==> zinc: inputs <==
Design error_correction, start of the top module:
module error_correction # (
    parameter puf_sig_length     = 256,
    parameter ipid_N             = 16
)
(
    input                                clk,
    input                                rst_n,
    input        [1:0]                   pcm_instruction,
    input        [puf_sig_length-1:0]    pcm_puf_in,
    input                                pcm_puf_in_valid,
    input        [$clog2(ipid_N)-1:0]    pcm_ipid_number,
    output logic [puf_sig_length-1:0]    pcm_puf_out,
    output logic                         pcm_puf_out_valid,
    output logic                         pcm_S_c  
);
==> flow/config.mk <==
export PLATFORM = sky130hd
export DESIGN_NAME = error_correction
export DESIGN_NICKNAME = error_correction
export VERILOG_FILES = /design/flow/design.v
export SDC_FILE = /design/flow/constraint.sdc
export NUM_CORES = 4
export LEC_CHECK = 0
export ABC_AREA = 0
export CAP_MARGIN = 20
export CELL_PAD_IN_SITES_DETAIL_PLACEMENT = 2
export CELL_PAD_IN_SITES_GLOBAL_PLACEMENT = 2
export CORE_ASPECT_RATIO = 0.56
export CORE_MARGIN = 9
export CORE_UTILIZATION = 70
export GPL_TIMING_DRIVEN = 1
export HOLD_SLACK_MARGIN = -0.03
export MIN_ROUTING_LAYER = met2
export SETUP_SLACK_MARGIN = 0.72
export SLEW_MARGIN = 10
export TNS_END_PERCENT = 30
==> flow/constraint.sdc <==
create_clock -name core_clock -period 5.72 [get_ports {clk}]
set_input_delay 1.1440 -clock core_clock [delete_from_list [all_inputs] [get_ports {clk}]]
set_output_delay 1.1440 -clock core_clock [all_outputs]
set_load 0.01 [all_outputs]
run.sh (not shown) runs the stock make flow with config.mk's settings and CLKGATE_MAP_FILE=.
==> inputs of lagoon, as changes to zinc <==
==> flow/config.mk (replaced) <==
export PLATFORM = sky130hd
export DESIGN_NAME = error_correction
export DESIGN_NICKNAME = error_correction
export VERILOG_FILES = /design/flow/design.v
export SDC_FILE = /design/flow/constraint.sdc
export NUM_CORES = 4
export LEC_CHECK = 0
export CAP_MARGIN = 20
export CORE_MARGIN = 2
export CORE_UTILIZATION = 70
export CTS_CLUSTER_SIZE = 37
export HOLD_SLACK_MARGIN = 0.29
export SETUP_SLACK_MARGIN = 0.63
export SLEW_MARGIN = 20
==> flow/constraint.sdc (replaced) <==
create_clock -name core_clock -period 2.21 [get_ports {clk}]
set_input_delay 0.4420 -clock core_clock [delete_from_list [all_inputs] [get_ports {clk}]]
set_output_delay 0.4420 -clock core_clock [all_outputs]
set_load 0.01 [all_outputs]
==> inputs of ember, as changes to zinc <==
==> flow/config.mk (replaced) <==
export PLATFORM = sky130hd
export DESIGN_NAME = error_correction
export DESIGN_NICKNAME = error_correction
export VERILOG_FILES = /design/flow/design.v
export SDC_FILE = /design/flow/constraint.sdc
export NUM_CORES = 4
export LEC_CHECK = 0
export ABC_AREA = 0
export CAP_MARGIN = 20
export CORE_ASPECT_RATIO = 1.65
export CORE_MARGIN = 2
export CORE_UTILIZATION = 70
export CTS_CLUSTER_SIZE = 52
export GPL_ROUTABILITY_DRIVEN = 0
export PLACE_DENSITY = 0.65
export SLEW_MARGIN = 10
==> flow/constraint.sdc (replaced) <==
create_clock -name core_clock -period 3.05 [get_ports {clk}]
set_input_delay 0.6100 -clock core_clock [delete_from_list [all_inputs] [get_ports {clk}]]
set_output_delay 0.6100 -clock core_clock [all_outputs]
set_load 0.01 [all_outputs]
==> notes.md <==
yosys + openroad results -> status=did not finish, chip area=128000 um2, FP Rows=92, Halt Stage=3_3_place_gp, Err=[ERROR GPL-0301] Utilization 103.564 % exceeds 100%., Die Wd=471 um
The numbers above come from zinc.

==> notes.md <==
yosys + openroad results -> status=did not finish, Err=[ERROR DPL-0033] detailed placement checks failed during check placement., Halt Stage=4_1_cts, chip area=118000 um2, FP Rows=124
The numbers above come from lagoon.

==> notes.md <==
yosys + openroad results -> Final Max Slew Viols=2, final setup margin=-1.06 ns, Max Cap Violations=1, # setup viols final=142, status=failed layout checks, Fail Reasons=capacitance limit, slew limit, setup timing
The numbers above come from ember.


==> job 9402: inputs <==
error_correction again, from the RTL that the note above started with.
Settings: LEC_CHECK=0, ABC_AREA=0, CAP_MARGIN=20, CELL_PAD_IN_SITES_DETAIL_PLACEMENT=0, CORE_MARGIN=6, CORE_UTILIZATION=58, GPL_TIMING_DRIVEN=0, MAX_ROUTING_LAYER=met5, PLACE_DENSITY_LB_ADDON=0.08, SLEW_MARGIN=20, TNS_END_PERCENT=25; clock period 2.81 ns.
==> job 3463: changes against job 9402 <==
==> flow/config.mk (replaced) <==
export PLATFORM = sky130hd
export DESIGN_NAME = error_correction
export DESIGN_NICKNAME = error_correction
export VERILOG_FILES = /design/flow/design.v
export SDC_FILE = /design/flow/constraint.sdc
export NUM_CORES = 4
export LEC_CHECK = 0
export CAP_MARGIN = 20
export CORE_MARGIN = 2
export CORE_UTILIZATION = 70
export CTS_CLUSTER_SIZE = 36
export SLEW_MARGIN = 20
==> flow/constraint.sdc (replaced) <==
create_clock -name core_clock -period 2.95 [get_ports {clk}]
set_input_delay 0.5900 -clock core_clock [delete_from_list [all_inputs] [get_ports {clk}]]
set_output_delay 0.5900 -clock core_clock [all_outputs]
set_load 0.01 [all_outputs]
==> job 118: changes against job 9402 <==
==> flow/config.mk (replaced) <==
export PLATFORM = sky130hd
export DESIGN_NAME = error_correction
export DESIGN_NICKNAME = error_correction
export VERILOG_FILES = /design/flow/design.v
export SDC_FILE = /design/flow/constraint.sdc
export NUM_CORES = 4
export LEC_CHECK = 0
export ABC_AREA = 1
export CAP_MARGIN = 20
export CORE_MARGIN = 2
export CORE_UTILIZATION = 69
export CTS_CLUSTER_DIAMETER = 327
export CTS_CLUSTER_SIZE = 96
export PLACE_DENSITY = 0.6
export SETUP_SLACK_MARGIN = 0.64
export SLEW_MARGIN = 20
==> flow/constraint.sdc (replaced) <==
create_clock -name core_clock -period 2.15 [get_ports {clk}]
set_input_delay 0.4300 -clock core_clock [delete_from_list [all_inputs] [get_ports {clk}]]
set_output_delay 0.4300 -clock core_clock [all_outputs]
set_load 0.01 [all_outputs]
==> qor summary <==
metric	job 3463	job 9402	job 118
Cell total in the yosys stat output	4461	4461	10400
Type of origin of the critical path	input port	input port	-
Global placement routability congestion	0.911	0.903	1.07
Number of distinct library cells after synthesis	73	73	39
Clock-pin slew reported for the worst setup and hold paths after clock tree synthesis	0.07 ns	0.06 ns	-
Drt wl/cell	44.1 um	32.9 um	-
Clock buffer count from CTS	174	178	22
Critical Path End Type	flip-flop	flip-flop	-
Dominant cell by count in the synthesized netlist	edfxtp_1	edfxtp_1	nand2_1
Total instance count after detailed placement	7252	6895	13700
Summed instance area of the synthesized netlist	80600 um^2	80600 um^2	90000 um^2
Setup Fix Bufs, Post-CTS	1	29	96
Run status	complete, but fails checks	complete, but fails checks	did not finish
Last stage reached	-	-	global routing
Reasons for failing layout checks	max-capacitance violations, max-slew violations, negative setup slack	negative setup slack	-
Non-CTS inverters	10	10	-
Multi-input gate share of the layout cell area	28.0%	28.9%	-
Max-cap violations	2	0	-
Levels on crit path	9	13	-
Tightest hold margin	0.294 ns	0.204 ns	-
Critical path launch point	pcm_puf_in[106]	pcm_ipid_number[0]	-
Number of tapcells	1512	1794	-
Worst EP arrival	4.77 ns	3.81 ns	-
Non-Clock Buffer Area Fraction	14.3%	12.0%	-
Total count of max-transition violations in the final report	4	0	-
Maximum fanout count along the critical path	4	7	-
Combinational gate area	29300 um^2	29800 um^2	-
